yarrow:
==> flow/design.v (excerpt) <==
module byte_unit_top (
  input clk,
  input rstn,
  output  [7:0] imem_addr,
  input  [20:0] imem_data,
  output  [7:0] dmem_addr,
  output        dmem_we,
  output [15:0] dmem_wdata,
  input  [15:0] dmem_rdata,
  input  sema_valid_i,  
  input  sema_data_i,   
  output sema_ready_o,  
  input  sema_is_empty_i,  
  output sema_write_o,     
  output sema_data_o,      
  output halted
);
wire [7:0]  if_instruction_address_o;
reg  [20:0] if_instruction;
wire [4:0]  id_opcode_o;
wire        id_alu_src_o;
wire        id_mem_branch_o;
wire        id_mem_write_o;
wire        id_mem_read_o;
wire        id_reg_write_o;
wire        id_mem_to_reg_o;
wire        id_sema_read_o;
wire        id_sema_write_o;
wire [3:0]  id_rd_id_o;
wire [15:0] id_rs1_o;
wire [15:0] id_rs2_o;
wire [15:0] id_imm_o;
wire        ex_phase_done_o;
wire [15:0] ex_alu_result_o;
wire  [7:0] ex_branch_target_address_o;
wire        ex_branch_taken_o;
wire  [3:0] ex_rd_id_o;
wire        ex_mem_branch_o;
wire        ex_mem_write_o;
wire        ex_mem_read_o;
wire        ex_reg_write_o;
wire        ex_mem_to_reg_o;
wire        ex_sema_read_o;
wire        ex_sema_write_o;
wire  [7:0] ex_mem_addr_o;
wire [15:0] ex_mem_write_data_o;
wire        mem_phase_done_o;
wire [15:0] mem_alu_result_o;
wire [3:0]  mem_rd_id_o;
wire        mem_reg_write_o;
wire        mem_take_branch_o;
wire  [7:0] mem_branch_target_address_o;
wire [15:0] wb_regfile_writeback_o;
wire  [3:0] wb_rd_id_o;
wire        wb_reg_write_o;
localparam [2:0] IF = 3'd0, ID = 3'd1, EX = 3'd2, MEM = 3'd3, WB = 3'd4, HALT = 3'd5;
reg [2:0] cpu_phase;
wire if_suspend_cpu_i  = (cpu_phase != IF);
  ...
Size: about 4000 cells after synthesis, roughly 490 flip-flops, about 79 I/O pins, about 0.029 mm^2 of cells after synthesis.
make LEC_CHECK=0 ABC_AREA=1 CAP_MARGIN=20 CORE_ASPECT_RATIO=0.5 CORE_MARGIN=2 CORE_UTILIZATION=72 CTS_CLUSTER_DIAMETER=222 CTS_CLUSTER_SIZE=97 PLACE_DENSITY=0.39 SETUP_SLACK_MARGIN=0.33 SLEW_MARGIN=20 TNS_END_PERCENT=5 finish   # period 2.17 ns
run.sh (not shown) runs the stock make flow with config.mk's settings and CLKGATE_MAP_FILE=.
yarrow got as far as global routing, where a tool error ended the run.
The inputs of tundra differ from those of yarrow as listed below.
- a deleted CTS_CLUSTER_DIAMETER that had been 222
- a change of CAP_MARGIN from 20 to 0
- a deleted TNS_END_PERCENT that had been 5
- a deleted SETUP_SLACK_MARGIN that had been 0.33
- a change of CORE_UTILIZATION from 72 to 69
- a deleted ABC_AREA that had been 1
- a deleted CTS_CLUSTER_SIZE that had been 97
- a deleted PLACE_DENSITY that had been 0.39
- a deleted CORE_ASPECT_RATIO that had been 0.5
- a change of the clock period (ns, I/O delays scaled along) from 2.17 to 2.99
[summary]
- The flow completed for tundra, but it is not clean: the layout still shows setup timing.
- tundra vs yarrow — share of synthesized cell area in and, or, nand and nor gates dropped 11 points.
- yarrow → tundra: post-CTS setup buffer count fell 3; die area increased about 1.7%; yosys stat chip area saw a decrease.
- | number of placement rows | tundra vs yarrow | 22 higher |
The following lists how indigo was set up differently from tundra:
- CORE_UTILIZATION now 35, was 69
- CAP_MARGIN now 20, was 0
- GPL_ROUTABILITY_DRIVEN now 0, previously not set
- TNS_END_PERCENT now 55, previously not set
- CORE_ASPECT_RATIO now 0.87, previously not set
- the clock period (ns, I/O delays scaled along) now 5.0, was 2.99
## What came out
Out of indigo and tundra, the only run to close with the timing, DRC and antenna checks passing was indigo. Final checks on tundra, whose flow otherwise completed, came back failing, citing setup timing. indigo has flop share of the area above what tundra had. Compared to tundra, indigo was floorplanned on a bigger die. Non-clock buffer count is higher on tundra. STATUS first-pass GRT wire length: indigo wins against tundra. Routed length on met1 for indigo: about 19% up relative to tundra. Going from tundra to indigo, number of setup buffers added after CTS shows a reduction of 10, wire length shows a reduction of 7.6%, total power per unit cell area shrank by about 36%, timing-limited maximum frequency went down about 27%. Vias: indigo fewer than tundra.
Power figures rest on the tool's default switching activity, not on a simulated workload.
